==> run D: inputs <==
==> flow/design.v <==
module enc_bundler(
	input wire 						bundling_features,
    input wire [617-1:0]	bits_to_bundle,
    output wire 					thresholded_bit
    );
	localparam integer ENCODING_BIT_THR = 6;
    logic [1:0] tree_add_lvl_0	[0:307];
    wire  [2:0] tree_add_lvl_1	[0:153];
    wire  [3:0] tree_add_lvl_2	[0:76];
    wire  [4:0] tree_add_lvl_3	[0:38];
    wire  [5:0] tree_add_lvl_4	[0:18];
    wire  [6:0] tree_add_lvl_5	[0:9];
    wire  [7:0] tree_add_lvl_6	[0:4];
    wire  [8:0] tree_add_lvl_7	[0:1];
    wire  [9:0] tree_add_lvl_8;
    wire  [9:0] accumulated_sum;
	always_comb begin
			for (int i = 0; i < 308; i++ ) begin
			  tree_add_lvl_0[i] = bits_to_bundle[2*i] + bits_to_bundle[(2*i)+1];
			end
	end
    for (genvar i = 0; i < 154; i++ ) begin
      assign tree_add_lvl_1[i] = tree_add_lvl_0[2*i] + tree_add_lvl_0[(2*i)+1];
    end
    for (genvar i = 0; i < 77; i++ ) begin
      assign tree_add_lvl_2[i] = tree_add_lvl_1[2*i] + tree_add_lvl_1[(2*i)+1];
    end
    for (genvar i = 0; i < 38; i++ ) begin
      assign tree_add_lvl_3[i] = tree_add_lvl_2[2*i] + tree_add_lvl_2[(2*i)+1];
    end
    assign tree_add_lvl_3[38] = tree_add_lvl_2[76] + bits_to_bundle[616];
    for (genvar i = 0; i < 19; i++ ) begin
      assign tree_add_lvl_4[i] = tree_add_lvl_3[2*i] + tree_add_lvl_3[(2*i)+1];
    end
    for (genvar i = 0; i < 9; i++ ) begin
      assign tree_add_lvl_5[i] = tree_add_lvl_4[2*i] + tree_add_lvl_4[(2*i)+1];
    end
    assign tree_add_lvl_5[9] = tree_add_lvl_4[18] + tree_add_lvl_3[38];
    for (genvar i = 0; i < 5; i++ ) begin
      assign tree_add_lvl_6[i] = tree_add_lvl_5[2*i] + tree_add_lvl_5[(2*i)+1];
    end
    for (genvar i = 0; i < 2; i++ ) begin
      assign tree_add_lvl_7[i] = tree_add_lvl_6[2*i] + tree_add_lvl_6[(2*i)+1];
    end
    assign tree_add_lvl_8 = tree_add_lvl_7[0] + tree_add_lvl_7[1];
    assign accumulated_sum = tree_add_lvl_8 + tree_add_lvl_6[4]; 
    assign thresholded_bit = (accumulated_sum > ENCODING_BIT_THR) ? 1'b1 : 1'b0;
endmodule  
module enc_bundler_top(
	input  wire 						clk,
	input  wire 						nrst,
	input  wire 						bundling_features,
	input  wire [617-1:0]	bits_to_bundle,
	output logic 						encoded_bit
	);
	wire thresholded_bit;
	enc_bundler ENC_BUNDLER(
		.bundling_features					(bundling_features),
		.bits_to_bundle						(bits_to_bundle),
		.thresholded_bit					(thresholded_bit)
	);
	always_ff @(posedge clk or negedge nrst) begin
		if (!nrst) begin
			encoded_bit <= 1'b0;
		end
		else if (bundling_features) begin
			encoded_bit <= thresholded_bit;
		end
		else begin
			encoded_bit <= encoded_bit;
		end
	end
endmodule
==> flow/run.sh <==
#!/bin/bash
# the make line also repeats each setting of config.mk as NAME=value (left out here)
make -C /OpenROAD-flow-scripts/flow DESIGN_CONFIG=/design/flow/config.mk WORK_HOME=/design/flow/orfs CLKGATE_MAP_FILE= finish
==> flow/config.mk <==
export PLATFORM = sky130hd
export DESIGN_NAME = enc_bundler_top
export DESIGN_NICKNAME = enc_bundler_top
export VERILOG_FILES = /design/flow/design.v
export SDC_FILE = /design/flow/constraint.sdc
export NUM_CORES = 4
export LEC_CHECK = 0
export CAP_MARGIN = 20
export CELL_PAD_IN_SITES_GLOBAL_PLACEMENT = 1
export CORE_ASPECT_RATIO = 0.5
export CORE_MARGIN = 2
export CORE_UTILIZATION = 45
export CTS_CLUSTER_DIAMETER = 333
export CTS_CLUSTER_SIZE = 82
export GPL_ROUTABILITY_DRIVEN = 1
export GPL_TIMING_DRIVEN = 0
export MAX_ROUTING_LAYER = met5
export PLACE_DENSITY = 0.38
export SETUP_SLACK_MARGIN = -1.15
export SLEW_MARGIN = 20
export TNS_END_PERCENT = 10
==> flow/constraint.sdc <==
create_clock -name core_clock -period 12.5 [get_ports {clk}]
set_input_delay 2.5000 -clock core_clock [delete_from_list [all_inputs] [get_ports {clk}]]
set_output_delay 2.5000 -clock core_clock [all_outputs]
set_load 0.01 [all_outputs]
==> run Y (differences from run D) <==
Settings changed: CELL_PAD_IN_SITES_GLOBAL_PLACEMENT 1 to default, CORE_ASPECT_RATIO 0.5 to default, CORE_UTILIZATION 45 to 56, CTS_CLUSTER_DIAMETER 333 to default, CTS_CLUSTER_SIZE 82 to default, GPL_ROUTABILITY_DRIVEN 1 to default, GPL_TIMING_DRIVEN 0 to default, MAX_ROUTING_LAYER met5 to default, PLACE_DENSITY 0.38 to default, SETUP_SLACK_MARGIN -1.15 to default, TNS_END_PERCENT 10 to default.
==> flow/constraint.sdc (replaced) <==
create_clock -name core_clock -period 6.53 [get_ports {clk}]
set_input_delay 1.3060 -clock core_clock [delete_from_list [all_inputs] [get_ports {clk}]]
set_output_delay 1.3060 -clock core_clock [all_outputs]
set_load 0.01 [all_outputs]
==> summary of the runs <==
Run Y produced a layout that fails on negative setup slack. Run D finished clean.
In run Y the via count is larger than in run D, by about 4%.
In sequential share of layout area, run D and run Y hardly differ.
Of run D and run Y, run D has the higher setup slack (gap 4600 ps).
Against run Y, the core utilization of run D is lower by 16 points.
Clock skew is the same in run D and run Y.
Flip-flop count is the same in run D and run Y.
Between run Y and run D, the lower die area is in run Y (gap 19%, measured against run D).


==> job 5766: inputs <==
Starts from the design.v that is shown in full above.
make LEC_CHECK=0 ABC_AREA=1 CAP_MARGIN=20 CORE_ASPECT_RATIO=0.5 CORE_MARGIN=2 CORE_UTILIZATION=72 CTS_CLUSTER_DIAMETER=352 CTS_CLUSTER_SIZE=99 HOLD_SLACK_MARGIN=0.24 PLACE_DENSITY=0.6 SETUP_SLACK_MARGIN=0.97 SLEW_MARGIN=20 TNS_END_PERCENT=10 finish   # period 3.29 ns
run.sh (not shown) runs the stock make flow with config.mk's settings and CLKGATE_MAP_FILE=.
==> job 2710 (differences from job 5766) <==
- ABC_AREA: 1 -> default
- CORE_ASPECT_RATIO: 0.5 -> default
- CORE_UTILIZATION: 72 -> 42
- CTS_CLUSTER_DIAMETER: 352 -> default
- CTS_CLUSTER_SIZE: 99 -> default
- HOLD_SLACK_MARGIN: 0.24 -> default
- SETUP_SLACK_MARGIN: 0.97 -> default
- TNS_END_PERCENT: 10 -> default
==> flow/constraint.sdc (replaced) <==
create_clock -name core_clock -period 11.8 [get_ports {clk}]
set_input_delay 2.3600 -clock core_clock [delete_from_list [all_inputs] [get_ports {clk}]]
set_output_delay 2.3600 -clock core_clock [all_outputs]
set_load 0.01 [all_outputs]
==> job 5651 (differences from job 5766) <==
- ABC_AREA: 1 -> default
- CORE_UTILIZATION: 72 -> 58
- CTS_CLUSTER_DIAMETER: 352 -> 316
- CTS_CLUSTER_SIZE: 99 -> 63
- GPL_ROUTABILITY_DRIVEN: default -> 0
- HOLD_SLACK_MARGIN: 0.24 -> default
- SETUP_SLACK_MARGIN: 0.97 -> default
- SLEW_MARGIN: 20 -> 25
- TNS_END_PERCENT: 10 -> default
==> flow/constraint.sdc (replaced) <==
create_clock -name core_clock -period 6.53 [get_ports {clk}]
set_input_delay 1.3060 -clock core_clock [delete_from_list [all_inputs] [get_ports {clk}]]
set_output_delay 1.3060 -clock core_clock [all_outputs]
set_load 0.01 [all_outputs]
==> qor summary <==
metric	job 5766	job 2710	job 5651
Outcome	aborted with a tool error	complete, no violations	finished with violations
Failing step	detailed placement	-	-
Violated checks	-	-	negative setup slack
Effective utilization at floorplan	73.8%	42.5%	58.4%
Final hold violation count	-	0	0
Total cell area reported by yosys after synthesis	0.0169 sq mm	0.0168 sq mm	0.0168 sq mm
Total number of warnings across the stage logs	-	29	33
Crit Reg-Reg Endpoint	-	encoded_bit	encoded_bit
Termination of the worst setup path	-	encoded_bit	encoded_bit
Setup Slack @ Placement	-	134 ps	-4060 ps
CP max-delay cell	-	sky130_fd_sc_hd__fa_1	sky130_fd_sc_hd__fa_1
Data arrival time of the critical path	-	11430 ps	10390 ps
Number of slew-limit violations in the final report	-	0	0
Max-cap violations	-	0	0
Count of distinct cell types in the synthesized netlist	17	34	34
Mapped Avg Cell Area	9.97 sq um	10.1 sq um	10.1 sq um
Setup TNS	-	0 ps	-4000 ps


==> inputs of job 7153 <==
Starts from the design.v that is shown in full above.
export LEC_CHECK = 0
export ABC_AREA = 1
export CAP_MARGIN = 20
export CORE_MARGIN = 2
export CORE_UTILIZATION = 72
export PLACE_DENSITY = 0.6
export SLEW_MARGIN = 20
create_clock -name core_clock -period 3.29 [get_ports {clk}]
==> job 452: changes against job 7153 <==
CORE_ASPECT_RATIO = 0.5   (was unset)
CTS_CLUSTER_DIAMETER = 352   (was unset)
CTS_CLUSTER_SIZE = 99   (was unset)
HOLD_SLACK_MARGIN = 0.17   (was unset)
SETUP_SLACK_MARGIN = 0.97   (was unset)
==> job 8424: changes against job 7153 <==
ABC_AREA = unset   (was 1)
CORE_UTILIZATION = 27   (was 72)
CTS_CLUSTER_DIAMETER = 395   (was unset)
CTS_CLUSTER_SIZE = 90   (was unset)
MIN_ROUTING_LAYER = met2   (was unset)
PLACE_DENSITY = unset   (was 0.6)
PLACE_DENSITY_LB_ADDON = 0.04   (was unset)
==> flow/constraint.sdc (replaced) <==
create_clock -name core_clock -period 12.5 [get_ports {clk}]
set_input_delay 2.5000 -clock core_clock [delete_from_list [all_inputs] [get_ports {clk}]]
set_output_delay 2.5000 -clock core_clock [all_outputs]
set_load 0.01 [all_outputs]
==> job 9562: changes against job 7153 <==
ABC_AREA = unset   (was 1)
CELL_PAD_IN_SITES_GLOBAL_PLACEMENT = 2   (was unset)
CORE_UTILIZATION = 40   (was 72)
CTS_CLUSTER_DIAMETER = 198   (was unset)
PLACE_DENSITY = unset   (was 0.6)
==> flow/constraint.sdc (replaced) <==
create_clock -name core_clock -period 12.5 [get_ports {clk}]
set_input_delay 2.5000 -clock core_clock [delete_from_list [all_inputs] [get_ports {clk}]]
set_output_delay 2.5000 -clock core_clock [all_outputs]
set_load 0.01 [all_outputs]
==> results <==
item                                                           job 9562      job 8424        job 7153         job 452
Outcome                                no timing/DRC/antenna violations  no timing/DRC/antenna violations  did not finish  did not finish
Stage where the flow stopped                                          -             -   3_2_place_iop    3_5_place_dp
RePlAce Congestion                                                0.838         0.887               -            1.04
Stage-log warning count                                              30            29               -               -
CP max FO                                                             4             4               -               -
Aoi share                                                        0.0105        0.0105         0.00385         0.00385
Grt peak-use layer                                                 met2          met3               -               -
Final count of pins violating max slew                                0             0               -               -
Worst-case setup slack after placement                         0.715 ns      0.564 ns               -               -
Max layer used                                                     met5          met4               -               -
Floorplan net count                                               2,958         2,958           2,993           2,993
Max transition margin                                             0.732         0.691               -               -
Clock insertion delay at the later pin of the skew report          0 ns          0 ns               -               -
Synthesized-area fraction occupied by xor and xnor cells       0.000520      0.000520               0               0
Slowest Stage Delay on Critical Path                            0.55 ns       0.55 ns               -               -
